// PIEZO_reality_and_damedame
module PIEZO_reality_and_damedame(RESETN,CLK_1MHZ,A,T,SONG );
clock: 2.98 ns
lec_check: 0
cap_margin: 0
core_margin: 2
core_utilization: 72
cts_cluster_diameter: 40
cts_cluster_size: 72
place_density: 0.4
setup_slack_margin: -0.29
slew_margin: 20
run.sh (not shown) runs the stock make flow with config.mk's settings and CLKGATE_MAP_FILE=.
The baseline reached the layout checks and failed them: negative setup slack.
Change:
- CAP_MARGIN: 0 -> 20
- CORE_UTILIZATION: 72 -> 40
- CTS_CLUSTER_DIAMETER: 40 -> unset
- CTS_CLUSTER_SIZE: 72 -> unset
- PLACE_DENSITY: 0.4 -> unset
- SETUP_SLACK_MARGIN: -0.29 -> unset
- clock period: 2.98 -> 5.21 ns (I/O delays scaled with it)
Result: Now the flow completed without violations. Setup slack improves by 1.4 ns. Via count goes down by 15%. Flip-flop count stays the same. Cell count climbs by 2.4%. Worst hold slack is better by 0.38 ns. Critical path depth rises by 1. Total power came out lower by 43%.

## wip/cedar
PIEZO_reality_and_damedame again, from the RTL that the note above started with.
export LEC_CHECK = 0
export CAP_MARGIN = 20
export CORE_MARGIN = 2
export CORE_UTILIZATION = 72
export CTS_CLUSTER_DIAMETER = 95
export CTS_CLUSTER_SIZE = 21
export HOLD_SLACK_MARGIN = 0.3
export PLACE_DENSITY_LB_ADDON = 0.19
export SETUP_SLACK_MARGIN = -0.14
export SLEW_MARGIN = 20
export TNS_END_PERCENT = 50
create_clock -name core_clock -period 2.98 [get_ports {CLK_1MHZ}]
What the final checks of wip/cedar revealed, after a flow that finished every stage, was a layout that fails on setup timing.
The inputs of wip/yarrow differ from those of wip/cedar as listed below.
Settings: a change of PLACE_DENSITY_LB_ADDON from 0.19 to 0.14; a change of CAP_MARGIN from 20 to 15; a deleted TNS_END_PERCENT that had been 50; a change of CTS_CLUSTER_SIZE from 21 to 13; a change of SETUP_SLACK_MARGIN from -0.14 to 0.74; a deleted HOLD_SLACK_MARGIN that had been 0.3; a change of CTS_CLUSTER_DIAMETER from 95 to 91.
## What came out
- Tool error DPL-0033 stopped wip/yarrow during clock tree synthesis; no final results.
- Summary of wip/yarrow over wip/cedar: minimum setup slack after placement increased 0.059 ns; synthesized instance count roughly the same; overall die height has remained practically unchanged; post-placement cell area rose 0.92%; die area neither gained nor lost much.
- Reported for wip/cedar and wip/yarrow, summed standard-cell area reported by yosys turned out identical to the last digit.
- Between wip/cedar and wip/yarrow, the area fraction in mux cells does not differ in any meaningful way.
- Sequential fraction of the synthesis area came out exactly the same in wip/cedar and wip/yarrow.
- As far as number of distinct standard cells referenced by the synthesized netlist is concerned, wip/cedar and wip/yarrow perform about the same.
- In wip/yarrow, the weighted congestion reported at the end of routability-driven placement came out about 6% below the value in wip/cedar.
The inputs of wip/umber differ from those of wip/yarrow as listed below.
Settings: swapping 15 for 20 in CAP_MARGIN; putting PLACE_DENSITY at 0.66 where nothing was set; clearing CTS_CLUSTER_DIAMETER, which used to be 91; clearing SETUP_SLACK_MARGIN, which used to be 0.74; clearing CTS_CLUSTER_SIZE, which used to be 13; clearing PLACE_DENSITY_LB_ADDON, which used to be 0.14; swapping 2.98 for 10.0 in the clock period (ns, I/O delays scaled along).
## What came out
In summary, wip/umber completed successfully, with a layout that passed the timing, DRC and antenna checks.
Going from wip/yarrow to wip/umber, detailed placer's ending HPWL shrank by more than 10%.
Comparing wip/umber against wip/yarrow, there is no change at all in chip area from the yosys synthesis statistics.
As far as count of input and output buffers goes, wip/yarrow and wip/umber are indistinguishable; the numbers are identical.
Between wip/yarrow and wip/umber, the gate count of the mapped netlist figures differ only marginally.
The final estimated routing congestion in global placement of wip/umber is higher than that of wip/yarrow.
Of wip/umber and wip/yarrow, it is wip/umber that has the lower placed cell count.
Against wip/yarrow, wip/umber comes in 4.76 ns higher on pre-CTS worst setup slack.
From wip/umber to wip/yarrow, number of unique standard cell types used by synthesis did not move at all.
Here is what was changed in the inputs of wip/amber compared with wip/umber.
Settings: PLACE_DENSITY no longer set, was 0.66; CTS_CLUSTER_DIAMETER now 91, previously not set; CTS_CLUSTER_SIZE now 24, previously not set; the clock period (ns, I/O delays scaled along) now 3.14, was 10.0.
Findings:
Although wip/amber finished all stages, its layout failed final checks on setup timing. In wip/amber the global-route usage turned out 3.0 points higher than in wip/umber. Between wip/umber and wip/amber, the fraction of standard cell area in multi-input logic is lower for wip/amber. Looking at fraction of power consumed by combinational cells across wip/umber and wip/amber, the one that comes out higher is wip/amber. wip/amber vs wip/umber — clock share of power dropped 9.5 points.

Starting RTL as in the previous note.
make LEC_CHECK=0 CAP_MARGIN=15 CORE_MARGIN=2 CORE_UTILIZATION=72 CTS_CLUSTER_DIAMETER=91 CTS_CLUSTER_SIZE=13 GPL_ROUTABILITY_DRIVEN=0 PLACE_DENSITY_LB_ADDON=0.14 SLEW_MARGIN=20 finish   # period 3.02 ns
The starting point finished but failed the layout checks on negative setup slack.
==> next run, changes <==
Settings changed: CAP_MARGIN 15 to 20, CORE_UTILIZATION 72 to 66, CTS_CLUSTER_DIAMETER 91 to unset, CTS_CLUSTER_SIZE 13 to unset, GPL_ROUTABILITY_DRIVEN 0 to unset, PLACE_DENSITY_LB_ADDON 0.14 to unset.
Clock period 3.02 ns to 7.87 ns, I/O delays scaled along.
Now the flow passed the timing, DRC and antenna checks.
Global-route usage came out lower by 7.7 points.
Area after synthesis is unchanged.
Final area came out lower by 13%.
Core utilization came out lower by 19 points.
Via count came out lower by 22%.
Clock skew came out lower by 0.0050 ns.
Power came out lower by 59%.
Setup slack improves by 4.0 ns.
Clock-buffer cell count came out higher by 4.
Routed wire length came out lower by 39%.
Hold slack improves by 0.38 ns.
==> next run, changes <==
Settings changed: CORE_UTILIZATION 66 to 40.
Clock period 7.87 ns to 5.36 ns, I/O delays scaled along.
First-iteration DRC count rose by 11%. Clock power rose by 62%. Wire length fell by 1.8%. Setup slack got worse by 1.7 ns. Design area rose by 2.3%. Final cell count rose by 10%. Global-route usage fell by 11 points. Die size rose by 63%.
==> next run, changes <==
Settings changed: CORE_UTILIZATION 40 to 70, CTS_CLUSTER_DIAMETER set to 349, CTS_CLUSTER_SIZE set to 22.
Clock period 5.36 ns to 3.19 ns, I/O delays scaled along.
Outcome: This time the run finished but fails on negative setup slack; worst hold slack got worse by 0.30 ns; setup slack is worse by 1.5 ns; first-iteration DRC count goes up by 37%; global-route usage climbs by 15 points; clock power barely changes; cell area rises by about 3.4%; clock skew rises by 0.0075 ns.
==> next run, changes <==
Settings changed: CAP_MARGIN 20 to 0, CORE_UTILIZATION 70 to 72, CTS_CLUSTER_DIAMETER 349 to 40, SETUP_SLACK_MARGIN set to -0.29.
Clock period 3.19 ns to 2.98 ns, I/O delays scaled along.
After rerunning: The changed run finished but fails on negative setup slack; core utilization increases by 6.1 points; first-iteration DRC count increases by 41%; routed wire length increases by 12%; worst setup slack got worse by 0.078 ns; final area increases by about 3.7%; die area decreases by about 2.7%; cell count increases by about 4.5%; non-clock buffer count increases by 44.

== job 4084 ==
PIEZO_reality_and_damedame again, from the RTL that the note above started with.
## PIEZO_reality_and_damedame
module PIEZO_reality_and_damedame(RESETN,CLK_1MHZ,A,T,SONG );
Settings: LEC_CHECK=0, CAP_MARGIN=10, CORE_MARGIN=2, CORE_UTILIZATION=72, CTS_CLUSTER_SIZE=32, MAX_ROUTING_LAYER=met4, SETUP_SLACK_MARGIN=0.63, SLEW_MARGIN=20; clock period 6.46 ns.
Job 4084: full flow OK, the timing, DRC and antenna checks passed
Edits applied to the flow inputs when going from job 4084 to job 8152:
- setting PLACE_DENSITY to 0.67 for the first time
- changing CAP_MARGIN from 10 to 20
- removing SETUP_SLACK_MARGIN (formerly 0.63)
- removing CTS_CLUSTER_SIZE (formerly 32)
- removing MAX_ROUTING_LAYER (formerly met4)
- changing the clock period (ns, I/O delays scaled along) from 6.46 to 10.0
==> comparison <==
The clock latency reported for the late side of the worst-skew pair of job 4084 and that of job 8152 are within noise of each other. Run comparison: job 8152 critical path class primary input to output pin; job 4084 critical path class register to register. Job 8152 leaves more setup margin than job 4084. Sort job 8152 and job 4084 by worst relative slew slack, ascending, and job 8152 comes first. Combinational power is higher on job 4084. Job 4084 → job 8152: relative contribution of combinational cells to total power shows no meaningful change, critical path depth in cells decreased 8.
[inputs] job 5635 vs job 8152
- swapping 72 for 70 in CORE_UTILIZATION
- clearing PLACE_DENSITY, which used to be 0.67
- putting CTS_CLUSTER_SIZE at 24 where nothing was set
- swapping 10.0 for 4.15 in the clock period (ns, I/O delays scaled along)
--- outcome ---
Job 5635 completed end to end with timing, DRC and antenna clean.
Compared with job 8152, job 5635 shows a lower maximum number of pins on one net before global-route repair.
Job 5635 against job 8152: clock-buffer cell count has increased, combined area of all synthesized cells neither gained nor lost much, data arrival at the endpoint of the critical path increased 0.73 ns.
Going from job 8152 to job 5635, the global-route wire length before repair was found to have gone up by 1.9 mm.
The lower met3 layer wire length in the routed design of job 5635 and job 8152 is in job 8152.
Number of logic stages on the critical path including buffering was higher in job 5635 than in job 8152.
Job 5635: period utilization 37 points above job 8152
Against job 8152, power in job 5635 came out worse.
Total global-route track usage, job 5635 and job 8152: lower on job 8152
diff inputs: job 5635 => job 3981
- CTS_CLUSTER_SIZE changed from 24 to 36
- CORE_UTILIZATION changed from 70 to 66
- the clock period (ns, I/O delays scaled along) changed from 4.15 to 4.03
Notes after the runs:
- On job 3981: met2 global-route usage is 6.5 points lower than what job 5635 gave.
- Switching power summed over all nets in job 3981 is 2.0% lower than in job 5635
- Higher relative area change from synthesis to final layout among job 5635 and job 3981: job 3981
- Job 5635 -> job 3981: row count increased by a few percent
- The lower relative contribution of the clock network to total power of job 5635 and job 3981 is in job 3981.
- Job 3981 vs job 5635 — non-clock buffer count climbed by more than half
### job 3981 -> job 3715
- CORE_UTILIZATION now 44, was 66
- CTS_CLUSTER_SIZE now 93, was 36
- the clock period (ns, I/O delays scaled along) now 8.73, was 4.03
--- outcome ---
In the reports for job 3715 and job 3981, the smaller routability-driven placement congestion ratio belongs to job 3715. The run showing the greater growth of design area from synthesis to finish is job 3715. Compared to job 3981, job 3715 has via count 359 lower. Heaviest power group = registers: job 3981; heaviest power group = the clock network: job 3715. Sort job 3715 and job 3981 by critical path depth asc -> top: job 3715. Looking only at count of clock buffers in the final design, and setting everything else aside, the higher value of job 3715 and job 3981 goes to job 3981. Final cell count without fillers: job 3715 vs job 3981 up 86. DRC violation total after the first TritonRoute iteration, job 3715 and job 3981, lower one = job 3715. Job 3981 -> job 3715: placeable core area increased by more than half. ~same post-route cell area in job 3715 and job 3981. Where final critical-path setup slack is concerned, job 3981 is outperformed by job 3715. Job 3715 ended with more required time reported for the critical path endpoint than job 3981.
--- input diff job 3715..job 6503 ---
- a change of CORE_UTILIZATION from 44 to 40
- a deleted CTS_CLUSTER_SIZE that had been 93
- a change of the clock period (ns, I/O delays scaled along) from 8.73 to 10.0
### Flow results
[compare] base=job 3715 new=job 6503: via count of the first global-routing pass higher; count of inserted tapcells higher; part of the power in the clock network higher; count of cells along the worst register-to-register path higher; flip-flop and latch share of the layout cell area lower. Summary of job 6503 over job 3715: hold slack lower; global-route wire length before repair moved up.

Starting RTL as in the previous note.
export LEC_CHECK = 0
export CAP_MARGIN = 10
export CORE_MARGIN = 2
export CORE_UTILIZATION = 72
export CTS_CLUSTER_DIAMETER = 200
export CTS_CLUSTER_SIZE = 32
export MAX_ROUTING_LAYER = met4
export SETUP_SLACK_MARGIN = 0.53
export SLEW_MARGIN = 20
create_clock -name core_clock -period 6.46 [get_ports {CLK_1MHZ}]
Next try:
CTS_CLUSTER_DIAMETER = 82   (was 200)
MAX_ROUTING_LAYER = not set   (was met4)
SETUP_SLACK_MARGIN = -0.57   (was 0.53)
SLEW_MARGIN = 40   (was 20)
clock period = 6.21 ns   (was 6.46 ns; I/O delays follow)
Power climbs by 7.1%.
Worst setup slack got worse by 120 ps.
Via count drops by 0.55%.
Final area climbs by 0.48%.
Next try:
CTS_CLUSTER_DIAMETER = 91   (was 82)
CTS_CLUSTER_SIZE = 24   (was 32)
SETUP_SLACK_MARGIN = -0.28   (was -0.57)
SLEW_MARGIN = 20   (was 40)
clock period = 2.98 ns   (was 6.21 ns; I/O delays follow)
=>
- The changed run finished with negative setup slack left
- total power climbs by 110%
- routed wire length climbs by about 20%
- hold slack loses 380 ps
Next try:
CAP_MARGIN = 20   (was 10)
CTS_CLUSTER_DIAMETER = not set   (was 91)
CTS_CLUSTER_SIZE = 32   (was 24)
SETUP_SLACK_MARGIN = not set   (was -0.28)
clock period = 6.46 ns   (was 2.98 ns; I/O delays follow)
What happened: With this change the flow finished clean. Non-clock buffer count shrinks by 130. Final area falls by 5.8%. Setup slack improved by 2500 ps. Cell count came out lower by 6.8%. Combinational power goes down by 58%. First-iteration DRC count is lower by 34%.

## run A
PIEZO_reality_and_damedame again, from the RTL that the note above started with.
export LEC_CHECK = 0
export CAP_MARGIN = 20
export CORE_MARGIN = 2
export CORE_UTILIZATION = 32
export GPL_ROUTABILITY_DRIVEN = 0
export HOLD_SLACK_MARGIN = 0.19
export PLACE_DENSITY_LB_ADDON = 0.16
export SLEW_MARGIN = 5
create_clock -name core_clock -period 10.0 [get_ports {CLK_1MHZ}]
Run A completed every stage of the flow, and the final layout passed the timing, DRC and antenna checks.
> inputs changed (run A -> run B)
diff --git a/flow/config.mk b/flow/config.mk
--- a/flow/config.mk
+++ b/flow/config.mk
@@ -8,7 +8,4 @@
 export CAP_MARGIN = 20
 export CORE_MARGIN = 2
-export CORE_UTILIZATION = 32
-export GPL_ROUTABILITY_DRIVEN = 0
-export HOLD_SLACK_MARGIN = 0.19
-export PLACE_DENSITY_LB_ADDON = 0.16
-export SLEW_MARGIN = 5
+export CORE_UTILIZATION = 18
+export SLEW_MARGIN = 20
==> flow/constraint.sdc <==
create_clock -name core_clock -period 5.36 [get_ports {CLK_1MHZ}]
set_input_delay 1.0720 -clock core_clock [delete_from_list [all_inputs] [get_ports {CLK_1MHZ}]]
set_output_delay 1.0720 -clock core_clock [all_outputs]
set_load 0.01 [all_outputs]
Delta (run B minus run A): placed cell count went up; number of CTS-inserted buffers went down; met2 demand-to-capacity share in global routing went down; length of routed met3 wiring went down; first-iteration DRC count went up.
Looking only at wire length on met1, and setting everything else aside, the higher value of run B and run A goes to run A.
Routed wire in run B totals less than in run A.
Number of non-filler instances in the completed layout (higher): run B
Arrival time reported for the critical path endpoint (higher): run B
For run C, these inputs were changed with respect to run B:
diff --git a/flow/config.mk b/flow/config.mk
--- a/flow/config.mk
+++ b/flow/config.mk
@@ -6,6 +6,9 @@
 export NUM_CORES = 4
 export LEC_CHECK = 0
-export CAP_MARGIN = 20
+export CAP_MARGIN = 30
+export CORE_ASPECT_RATIO = 1.24
 export CORE_MARGIN = 2
-export CORE_UTILIZATION = 18
+export CORE_UTILIZATION = 44
+export CTS_CLUSTER_SIZE = 93
+export HOLD_SLACK_MARGIN = -0.03
 export SLEW_MARGIN = 20
==> flow/constraint.sdc <==
create_clock -name core_clock -period 8.73 [get_ports {CLK_1MHZ}]
set_input_delay 1.7460 -clock core_clock [delete_from_list [all_inputs] [get_ports {CLK_1MHZ}]]
set_output_delay 1.7460 -clock core_clock [all_outputs]
set_load 0.01 [all_outputs]
==> comparison <==
Flip-flop and latch share of the layout cell area: run C > run B. Final cycle utilization of the critical path came out lower on run C than on run B. Measured against each other, run B and run C differ in number of cells on the worst reg-to-reg path, the higher figure coming from run C. Against run B as the reference, run C delivers a higher part of the total power dissipated in the clock network. Per the comparison of run C with run B, clock network contribution to total cell area went up by 0.65 points, wire length of the first global-routing pass saw a decrease. Between run C and run B, the routed wire length does not differ in any meaningful way.
Power figures rest on the tool's default switching activity, not on a simulated workload.
